==> flow/design.v (excerpt) <==
module mac_unit(input clk,en,clr,
                input [15:0]a,b,
                output [39:0]c);
For scale: about 170 flip-flops, about 17000 µm² of cells after synthesis.
export LEC_CHECK = 0
export ABC_AREA = 1
export CAP_MARGIN = 25
export CELL_PAD_IN_SITES_DETAIL_PLACEMENT = 0
export CELL_PAD_IN_SITES_GLOBAL_PLACEMENT = 1
export CORE_MARGIN = 2
export CORE_UTILIZATION = 72
export CTS_CLUSTER_SIZE = 34
export GPL_ROUTABILITY_DRIVEN = 0
export MAX_ROUTING_LAYER = met4
export PLACE_DENSITY = 0.63
export SETUP_SLACK_MARGIN = 1.89
export SLEW_MARGIN = 20
create_clock -name core_clock -period 7.58 [get_ports {clk}]
run.sh (not shown) runs the stock make flow with config.mk's settings and CLKGATE_MAP_FILE=.
The baseline never finished: it broke off in 3_1_place_gp_skip_io with GPL-0301.
==> next run, changes <==
Settings changed: ABC_AREA 1 to 0, CORE_MARGIN 2 to 7, CORE_UTILIZATION 72 to 47, CTS_CLUSTER_DIAMETER set to 98, GPL_TIMING_DRIVEN set to 0, PLACE_DENSITY 0.63 to unset, PLACE_DENSITY_LB_ADDON set to 0.05, SETUP_SLACK_MARGIN 1.89 to -0.46, TNS_END_PERCENT set to 5.
- Now the flow finished but fails on negative setup slack
- die size rose by 53%
- area after synthesis fell by 9.4%
- synthesized cell count fell by 30%
==> next run, changes <==
Settings changed: CAP_MARGIN 25 to 5, CORE_MARGIN 7 to 2, CORE_UTILIZATION 47 to 72, CTS_CLUSTER_DIAMETER 98 to 68, CTS_CLUSTER_SIZE 34 to 17, GPL_TIMING_DRIVEN 0 to unset, PLACE_DENSITY_LB_ADDON 0.05 to unset, SETUP_SLACK_MARGIN -0.46 to 2.05, TNS_END_PERCENT 5 to unset.
Clock period 7.58 ns to 6.93 ns, I/O delays scaled along.
After rerunning: With this change the flow ended with an error in 3_1_place_gp_skip_io (GPL-0301). Synthesized cell count does not change. Die size fell by 41%. Synthesized area is unchanged.
==> next run, changes <==
Settings changed: ABC_AREA 0 to unset, CAP_MARGIN 5 to 20, CELL_PAD_IN_SITES_DETAIL_PLACEMENT 0 to unset, CELL_PAD_IN_SITES_GLOBAL_PLACEMENT 1 to unset, CORE_UTILIZATION 72 to 40, CTS_CLUSTER_DIAMETER 68 to unset, CTS_CLUSTER_SIZE 17 to unset, GPL_ROUTABILITY_DRIVEN 0 to unset, MAX_ROUTING_LAYER met4 to unset, SETUP_SLACK_MARGIN 2.05 to unset.
Clock period 6.93 ns to 13.5 ns, I/O delays scaled along.
Effect:
- This time the run finished with timing, DRC and antenna clean
- synthesized area stays the same
- synthesized cell count does not change
- die size went up by 78%
==> next run, changes <==
Settings changed: CORE_UTILIZATION 40 to 37.
Wire length is about the same.
Final area is about the same.
Die area climbs by 7.9%.
Non-clock buffer count went down by 3.
Global-route usage decreases by 1.1 points.
Synthesized area stays the same.
==> next run, changes <==
Settings changed: CELL_PAD_IN_SITES_DETAIL_PLACEMENT set to 2, CELL_PAD_IN_SITES_GLOBAL_PLACEMENT set to 1, CORE_MARGIN 2 to 6, CORE_UTILIZATION 37 to 45, CTS_CLUSTER_SIZE set to 41, GPL_ROUTABILITY_DRIVEN set to 0, GPL_TIMING_DRIVEN set to 1, HOLD_SLACK_MARGIN set to 0.23, PLACE_DENSITY_LB_ADDON set to 0.16, SLEW_MARGIN 20 to 35.
After rerunning: The new run produced a layout that fails on negative setup slack; via count rose by 23%; flip-flop count is unchanged; worst setup slack is worse by 800 ps; utilization grows by 11 points; cell count drops by 3.8%; area after synthesis does not change.

* * *

Setup of xenon:
mac_unit again, from the RTL that the note above started with.
export LEC_CHECK = 0
export ABC_AREA = 0
export CAP_MARGIN = 20
export CORE_MARGIN = 2
export CORE_UTILIZATION = 68
export GPL_TIMING_DRIVEN = 0
export HOLD_SLACK_MARGIN = 0.21
export MIN_ROUTING_LAYER = met1
export PLACE_DENSITY = 0.62
export SETUP_SLACK_MARGIN = 1.58
export SLEW_MARGIN = 5
export TNS_END_PERCENT = 80
create_clock -name core_clock -period 13.7 [get_ports {clk}]
The following lists how pepper was set up differently from xenon:
--- a/flow/config.mk
+++ b/flow/config.mk
@@ -8 +8 @@
-export ABC_AREA = 0
+export ABC_AREA = 1
@@ -12,7 +12,2 @@
-export GPL_TIMING_DRIVEN = 0
-export HOLD_SLACK_MARGIN = 0.21
-export MIN_ROUTING_LAYER = met1
-export PLACE_DENSITY = 0.62
-export SETUP_SLACK_MARGIN = 1.58
-export SLEW_MARGIN = 5
-export TNS_END_PERCENT = 80
+export CTS_CLUSTER_DIAMETER = 218
+export SLEW_MARGIN = 20
==> flow/constraint.sdc <==
create_clock -name core_clock -period 11.7 [get_ports {clk}]
set_input_delay 2.3400 -clock core_clock [delete_from_list [all_inputs] [get_ports {clk}]]
set_output_delay 2.3400 -clock core_clock [all_outputs]
set_load 0.01 [all_outputs]
--- outcome ---
- Final cell count went up by more than a quarter going from xenon to pepper.
- Going from xenon to pepper, part of the cycle the worst path needs has increased, worst hold slack has remained practically unchanged, post-placement cell count has increased.
- pepper vs. xenon: multi-input combinational gate total went up by about 26%.
- In pepper the implementation completed, yet the final layout does not meet the checks, the culprit being setup timing.
- Total half-perimeter wirelength after legalization and detailed placement: pepper > xenon
Here is what was changed in the inputs of nickel compared with pepper.
--- a/flow/config.mk
+++ b/flow/config.mk
@@ -8 +7,0 @@
-export ABC_AREA = 1
@@ -11,2 +10 @@
-export CORE_UTILIZATION = 68
-export CTS_CLUSTER_DIAMETER = 218
+export CORE_UTILIZATION = 40
==> flow/constraint.sdc <==
create_clock -name core_clock -period 9.88 [get_ports {clk}]
set_input_delay 1.9760 -clock core_clock [delete_from_list [all_inputs] [get_ports {clk}]]
set_output_delay 1.9760 -clock core_clock [all_outputs]
set_load 0.01 [all_outputs]
==> comparison <==
pepper leaves more setup margin than nickel. nickel vs pepper: number of library cell types mapped by synthesis up in nickel. Relative to pepper, maximum frequency increased by about 1.7% in nickel. Changes observed in nickel relative to pepper: post-route standard cell area excluding fillers decreased 4.3%; non-clock buffer count increased 42%; post-route fraction of the period consumed by the critical path increased 19 points. nickel has required time at the worst-slack endpoint below what pepper had. nickel finished all stages; however, its layout fails the closing checks, the failures being setup timing.
[inputs] sierra vs nickel
--- a/flow/config.mk
+++ b/flow/config.mk
@@ -7,0 +8 @@
+export ABC_AREA = 1
@@ -10 +11,4 @@
-export CORE_UTILIZATION = 40
+export CORE_UTILIZATION = 72
+export CTS_CLUSTER_DIAMETER = 396
+export CTS_CLUSTER_SIZE = 99
+export PLACE_DENSITY = 0.39
==> flow/constraint.sdc <==
create_clock -name core_clock -period 10.2 [get_ports {clk}]
set_input_delay 2.0400 -clock core_clock [delete_from_list [all_inputs] [get_ports {clk}]]
set_output_delay 2.0400 -clock core_clock [all_outputs]
set_load 0.01 [all_outputs]
Notes after the runs:
Completing all stages was not enough for sierra: its layout failed the final checks because of setup timing. nickel → sierra: cell area up about 6%, non-clock buffer count down 21%, detailed-router iteration count before antenna repair up 1, first-pass GRT wire length up about 34%.
Modified inputs, lagoon compared to sierra
--- a/flow/config.mk
+++ b/flow/config.mk
@@ -11,4 +11,2 @@
-export CORE_UTILIZATION = 72
-export CTS_CLUSTER_DIAMETER = 396
-export CTS_CLUSTER_SIZE = 99
-export PLACE_DENSITY = 0.39
+export CORE_UTILIZATION = 70
+export SETUP_SLACK_MARGIN = 1.8
==> flow/constraint.sdc <==
create_clock -name core_clock -period 13.9 [get_ports {clk}]
set_input_delay 2.7800 -clock core_clock [delete_from_list [all_inputs] [get_ports {clk}]]
set_output_delay 2.7800 -clock core_clock [all_outputs]
set_load 0.01 [all_outputs]
==> comparison <==
- lagoon completed end to end with timing, DRC and antenna clean.
- Looking at first-pass GRT wire length, lagoon sits 6500 µm below sierra.
- Comparing lagoon and sierra, the higher pre-CTS setup slack was measured on lagoon.
